==> inputs of run G <==
==> flow/design.v <==
module modQ(clock, rst, start, inp, done, b_mod_out);
parameter n = 25;
input clock;
input rst;
input start;
input [n-1:0] inp;               
output reg done;
output reg [11:0] b_mod_out;
localparam [n-1:0] Q = 25'd3329;
reg busy;
reg [n-1:0] b;
wire [n-1:0] inp_capture = inp[n-1] == 1'b0 ? inp : ~inp + 1'b1;
reg  [4:0] r_shift;
reg  [9:0] temp_val;
always @(*)
begin
    if(inp_capture <= 25'd6912)
        begin r_shift = 5'd12; temp_val = 10'd2; end
    else if(inp_capture < 25'd51067)
        begin r_shift = 5'd13; temp_val = 10'd3; end
    else if(inp_capture < 25'd1025410)
        begin r_shift = 5'd14; temp_val = 10'd5; end
    else if(inp_capture < 25'd7575243)
        begin r_shift = 5'd15; temp_val = 10'd10; end
    else
        begin r_shift = 5'd19; temp_val = 10'd158; end
end
wire [n-1:0] s_val = (inp_capture >> r_shift) * temp_val;
wire [n-1:0] sQ    = s_val * Q;
wire [n-1:0] b_val = inp[n-1] == 1'b1 ? inp + sQ : inp - sQ;
always @(posedge clock)
begin
    if(rst)
        begin
        busy <= 1'b0;
        done <= 1'b0;
        end
    else
        begin
        done <= 1'b0;
        if(start)
            begin
            b <= b_val;
            busy <= 1'b1;
            end
        else if(busy)
            begin
            if(b[n-1])
                b <= b + Q;
            else if(b >= Q)
                b <= b - Q;
            else
                begin
                b_mod_out <= b[11:0];
                busy <= 1'b0;
                done <= 1'b1;
                end
            end
        end
end
endmodule
module jmod(clock, rst, start, j, t, jmod_out, ack);
parameter n = 4;
input clock;
input rst;
input start;
input [n:0] j;
input [n:0] t;
output reg [n:0] jmod_out;
output reg ack;
reg busy;
reg [n:0] w3;    
always @(posedge clock)
begin
    if(rst)
        begin
        busy <= 1'b0;
        ack <= 1'b0;
        end
    else
        begin
        ack <= 1'b0;
        if(start)
            begin
            w3 <= j - t;
            busy <= 1'b1;
            end
        else if(busy)
            begin
            if(w3[n])
                begin
                jmod_out <= w3 + t;
                busy <= 1'b0;
                ack <= 1'b1;
                end
            else
                w3 <= w3 - t;
            end
        end
end
endmodule
module index_GEN(j, t, i, jmod, tprev, index1, index2);
input [4:0] j;
input [4:0] t;
input [4:0] i;
input [4:0] jmod;
input [4:0] tprev;
output [4:0] index1;
output [4:0] index2;
wire [4:0] w1 = t - j;
wire w5 = w1[3] | ~(|w1);
wire w8 = |(i - 5'd2);
wire [4:0] w10 = w8 ? (jmod + tprev) : (j * 2);
assign index1 = w5 ? w10 : j;
assign index2 = index1 + t;
endmodule
module TW_gen(clock, rst, start, j, i, N, tw_ack, TW_out);
input clock;
input rst;
input start;
input [4:0] j;
input [4:0] i;
input [4:0] N;
output tw_ack;
output [11:0] TW_out;
wire [4:0] sel;
wire sel_ack;
wire [4:0] w1 = j << i;
wire [4:0] w2 = N >> i;
jmod REDC(clock, rst, start, w1, w2, sel, sel_ack);
reg g_busy;
reg g_done;
reg [4:0] count;
reg [15:0] G;
always @(posedge clock)
begin
    if(rst)
        begin
        g_busy <= 1'b0;
        g_done <= 1'b0;
        end
    else
        begin
        g_done <= 1'b0;
        if(sel_ack)
            begin
            G <= 16'd1;
            count <= sel;
            g_busy <= 1'b1;
            end
        else if(g_busy)
            begin
            if(count == 5'd0)
                begin
                g_busy <= 1'b0;
                g_done <= 1'b1;
                end
            else
                begin
                G <= (G << 5) + (G << 3);    
                count <= count - 1'b1;
                end
            end
        end
end
modQ MOD1(clock, rst, g_done, {9'b0, G}, tw_ack, TW_out);
endmodule
module BUFunit(clock, rst, start, u_inp, v_inp, tw_inp, x1_out, x2_out, ack);
parameter n = 25;
input clock;
input rst;
input start;
input [11:0] u_inp;
input [11:0] v_inp;
input [11:0] tw_inp;
output [11:0] x1_out;
output [11:0] x2_out;
output ack;
reg [n-1:0] w1, w3;
reg go;
reg busy, have1, have2;
wire d1, d2;
wire [n-1:0] w2 = {13'b0, u_inp} - {13'b0, v_inp};
always @(posedge clock)
begin
    if(start)
        begin
        w1 <= {13'b0, u_inp} + {13'b0, v_inp};
        w3 <= w2 * {13'b0, tw_inp};
        end
end
modQ MOD1(clock, rst, go, w1, d1, x1_out);
modQ MOD2(clock, rst, go, w3, d2, x2_out);
assign ack = busy & (have1 | d1) & (have2 | d2);
always @(posedge clock)
begin
    if(rst)
        begin
        go <= 1'b0;
        busy <= 1'b0;
        have1 <= 1'b0;
        have2 <= 1'b0;
        end
    else
        begin
        go <= start;
        if(go)
            begin
            busy <= 1'b1;
            have1 <= 1'b0;
            have2 <= 1'b0;
            end
        else if(ack)
            busy <= 1'b0;
        else
            begin
            if(d1) have1 <= 1'b1;
            if(d2) have2 <= 1'b1;
            end
        end
end
endmodule
module dualPortMemory(clock, load, load_data, rd_en, wr_en, addr1, addr2,
                      data_in1, data_in2, data_out1, data_out2, mem_flat);
input clock;
input load;
input [95:0] load_data;
input rd_en;
input wr_en;
input [2:0] addr1;
input [2:0] addr2;
input [11:0] data_in1;
input [11:0] data_in2;
output reg [11:0] data_out1;
output reg [11:0] data_out2;
output [95:0] mem_flat;
reg [11:0] NTT_RAM [0:7];
genvar g;
generate
    for(g = 0; g < 8; g = g + 1)
    begin : flat
        assign mem_flat[12*g +: 12] = NTT_RAM[g];
    end
endgenerate
integer k;
always @(posedge clock)
begin
    if(load)
        begin
        for(k = 0; k < 8; k = k + 1)
            NTT_RAM[k] <= load_data[12*k +: 12];
        end
    else if(wr_en)
        begin
        NTT_RAM[addr1] <= data_in1;
        NTT_RAM[addr2] <= data_in2;
        end
    if(rd_en)
        begin
        data_out1 <= NTT_RAM[addr1];
        data_out2 <= NTT_RAM[addr2];
        end
end
endmodule
module NTT_Controller(clock, rst, in_valid, in_ready, out_valid, load,
                      i, j, N, t, tprev, start1, idx_ack, start2, tw_ack,
                      start3, buf_ack, rd_en, wr_en);
parameter n = 5;
input clock;
input rst;
input in_valid;
output in_ready;
output out_valid;
output load;
output reg [n-1:0] i;
output reg [n-1:0] j;
output [n-1:0] N;
output reg [n-1:0] t;
output reg [n-1:0] tprev;
output start1;
input idx_ack;
output start2;
input tw_ack;
output start3;
input buf_ack;
output rd_en;
output wr_en;
localparam S_IDLE  = 4'b0000;
localparam S_STAGE = 4'b1001;
localparam S_BFLY  = 4'b0001;
localparam S_IDX   = 4'b0010;
localparam S_READ  = 4'b0011;
localparam S_TW    = 4'b0100;
localparam S_BUF   = 4'b0101;
localparam S_WRITE = 4'b0110;
localparam S_NEXT  = 4'b1000;
localparam S_DONE  = 4'b1010;
reg [3:0] state;
assign N         = 5'd8;
assign in_ready  = (state == S_IDLE) | (state == S_DONE);
assign out_valid = (state == S_DONE);
assign load      = in_ready & in_valid;
assign start1    = (state == S_BFLY) & (j < 5'd4);
assign rd_en     = (state == S_READ);
assign start2    = (state == S_READ);
assign start3    = (state == S_TW) & tw_ack;
assign wr_en     = (state == S_WRITE);
always @(posedge clock)
begin
    if(rst)
        state <= S_IDLE;
    else
        case(state)
        S_IDLE, S_DONE:
            if(in_valid)
                begin
                i <= 5'd0;
                j <= 5'd0;
                t <= 5'd4;
                tprev <= 5'd0;
                state <= S_STAGE;
                end
            else
                state <= S_IDLE;
        S_STAGE:
            if(i < 5'd3)
                state <= S_BFLY;
            else
                state <= S_DONE;
        S_BFLY:
            if(j < 5'd4)
                state <= S_IDX;
            else
                state <= S_NEXT;
        S_IDX:
            if(idx_ack)
                state <= S_READ;
        S_READ:
            state <= S_TW;
        S_TW:
            if(tw_ack)
                state <= S_BUF;
        S_BUF:
            if(buf_ack)
                state <= S_WRITE;
        S_WRITE:
            begin
            j <= j + 1'b1;
            state <= S_BFLY;
            end
        S_NEXT:
            begin
            tprev <= t;
            t <= t >> 1;
            i <= i + 1'b1;
            j <= 5'd0;
            state <= S_STAGE;
            end
        default:
            state <= S_IDLE;
        endcase
end
endmodule
module NTT_8point(clock, rst, in_valid, in_ready, x_in, out_valid, y_out);
input clock;
input rst;
input in_valid;
output in_ready;
input [95:0] x_in;
output out_valid;
output [95:0] y_out;
wire [4:0] i, j, N, t, tprev;
wire load, start1, start2, start3, rd_en, wr_en;
wire idx_ack, tw_ack, buf_ack;
wire [4:0] jmod_out, index1, index2;
wire [11:0] u_inp, v_inp, TW_out, x1_out, x2_out;
wire [95:0] mem_flat;
NTT_Controller CON1(clock, rst, in_valid, in_ready, out_valid, load,
                    i, j, N, t, tprev, start1, idx_ack, start2, tw_ack,
                    start3, buf_ack, rd_en, wr_en);
jmod JMOD1(clock, rst, start1, j, t, jmod_out, idx_ack);
index_GEN BUFINDEX1(j, t, i, jmod_out, tprev, index1, index2);
dualPortMemory MEM1(clock, load, x_in, rd_en, wr_en, index1[2:0], index2[2:0],
                    x1_out, x2_out, u_inp, v_inp, mem_flat);
TW_gen TWIDDLE1(clock, rst, start2, j, i, N, tw_ack, TW_out);
BUFunit BUF1(clock, rst, start3, u_inp, v_inp, TW_out, x1_out, x2_out, buf_ack);
assign y_out[12*0 +: 12] = mem_flat[12*0 +: 12];
assign y_out[12*1 +: 12] = mem_flat[12*4 +: 12];
assign y_out[12*2 +: 12] = mem_flat[12*2 +: 12];
assign y_out[12*3 +: 12] = mem_flat[12*6 +: 12];
assign y_out[12*4 +: 12] = mem_flat[12*1 +: 12];
assign y_out[12*5 +: 12] = mem_flat[12*5 +: 12];
assign y_out[12*6 +: 12] = mem_flat[12*3 +: 12];
assign y_out[12*7 +: 12] = mem_flat[12*7 +: 12];
endmodule
==> flow/run.sh <==
#!/bin/bash
# the make line also repeats each setting of config.mk as NAME=value (left out here)
make -C /OpenROAD-flow-scripts/flow DESIGN_CONFIG=/design/flow/config.mk WORK_HOME=/design/flow/orfs CLKGATE_MAP_FILE= finish
==> flow/config.mk <==
export PLATFORM = sky130hd
export DESIGN_NAME = NTT_8point
export DESIGN_NICKNAME = NTT_8point
export VERILOG_FILES = /design/flow/design.v
export SDC_FILE = /design/flow/constraint.sdc
export NUM_CORES = 4
export LEC_CHECK = 0
export CAP_MARGIN = 20
export CELL_PAD_IN_SITES_DETAIL_PLACEMENT = 1
export CELL_PAD_IN_SITES_GLOBAL_PLACEMENT = 3
export CORE_ASPECT_RATIO = 1.51
export CORE_MARGIN = 7
export CORE_UTILIZATION = 17
export CTS_CLUSTER_DIAMETER = 31
export CTS_CLUSTER_SIZE = 100
export GPL_TIMING_DRIVEN = 0
export HOLD_SLACK_MARGIN = -0.01
export MAX_ROUTING_LAYER = met4
export MIN_ROUTING_LAYER = met2
export SETUP_SLACK_MARGIN = 1.86
export SLEW_MARGIN = 20
export TNS_END_PERCENT = 50
==> flow/constraint.sdc <==
create_clock -name core_clock -period 21.0 [get_ports {clock}]
set_input_delay 4.2000 -clock core_clock [delete_from_list [all_inputs] [get_ports {clock}]]
set_output_delay 4.2000 -clock core_clock [all_outputs]
set_load 0.01 [all_outputs]
==> inputs of run R, as changes to run G <==
- ABC_AREA: default -> 0
- CAP_MARGIN: 20 -> 5
- CELL_PAD_IN_SITES_DETAIL_PLACEMENT: 1 -> default
- CELL_PAD_IN_SITES_GLOBAL_PLACEMENT: 3 -> default
- CORE_ASPECT_RATIO: 1.51 -> default
- CORE_MARGIN: 7 -> 2
- CORE_UTILIZATION: 17 -> 59
- CTS_CLUSTER_DIAMETER: 31 -> 354
- CTS_CLUSTER_SIZE: 100 -> default
- GPL_TIMING_DRIVEN: 0 -> default
- HOLD_SLACK_MARGIN: -0.01 -> 0.27
- MAX_ROUTING_LAYER: met4 -> default
- MIN_ROUTING_LAYER: met2 -> default
- SETUP_SLACK_MARGIN: 1.86 -> default
- SLEW_MARGIN: 20 -> 35
- TNS_END_PERCENT: 50 -> 90
==> flow/constraint.sdc (replaced) <==
create_clock -name core_clock -period 6.96 [get_ports {clock}]
set_input_delay 1.3920 -clock core_clock [delete_from_list [all_inputs] [get_ports {clock}]]
set_output_delay 1.3920 -clock core_clock [all_outputs]
set_load 0.01 [all_outputs]
==> inputs of run Z, as changes to run G <==
- ABC_AREA: default -> 0
- CAP_MARGIN: 20 -> 25
- CELL_PAD_IN_SITES_DETAIL_PLACEMENT: 1 -> default
- CELL_PAD_IN_SITES_GLOBAL_PLACEMENT: 3 -> 2
- CORE_ASPECT_RATIO: 1.51 -> 0.78
- CORE_MARGIN: 7 -> 6
- CORE_UTILIZATION: 17 -> 45
- CTS_CLUSTER_DIAMETER: 31 -> 395
- CTS_CLUSTER_SIZE: 100 -> default
- GPL_ROUTABILITY_DRIVEN: default -> 0
- GPL_TIMING_DRIVEN: 0 -> 1
- HOLD_SLACK_MARGIN: -0.01 -> 0.27
- MAX_ROUTING_LAYER: met4 -> default
- PLACE_DENSITY_LB_ADDON: default -> 0.19
- SETUP_SLACK_MARGIN: 1.86 -> 2.64
- SLEW_MARGIN: 20 -> 35
- TNS_END_PERCENT: 50 -> 100
==> flow/constraint.sdc (replaced) <==
create_clock -name core_clock -period 12.8 [get_ports {clock}]
set_input_delay 2.5600 -clock core_clock [delete_from_list [all_inputs] [get_ports {clock}]]
set_output_delay 2.5600 -clock core_clock [all_outputs]
set_load 0.01 [all_outputs]
==> results_slide.txt <==
Synthesis and Place & Route Summary

Cells and area
  • Final nets: 5004
  • ClkCell Share: 3.09%

Detailed routing
  • Total routed wirelength: 110000 µm
  • Met2 wire length: 53400 µm

Outcome
  • Status: finished clean

Floorplanning
  • Full die area: 0.0908 mm²

Global route
  • First-pass GRT wire length: roughly 170000 µm
  • Vias in the first global route: 46000
The numbers above come from run Z.

==> results_slide.txt <==
Synthesis and Place & Route Summary

Outcome
  • SO Faults: negative setup slack
  • Status: finished with violations

Cells and area
  • ClkCell Share: 2.85%

STA
  • Final worst slack: -4340 ps
  • Setup violations, final: 21
The numbers above come from run R.

==> results_slide.txt <==
Synthesis and Place & Route Summary

Cells and area
  • ClkCell Share: 5.57%

Outcome
  • Status: finished clean

Detailed routing
  • Total routed wirelength: roughly 160000 µm

Global route
  • First-pass GRT wire length: approximately 230000 µm
  • Vias in the first global route: 49700
The numbers above come from run G.

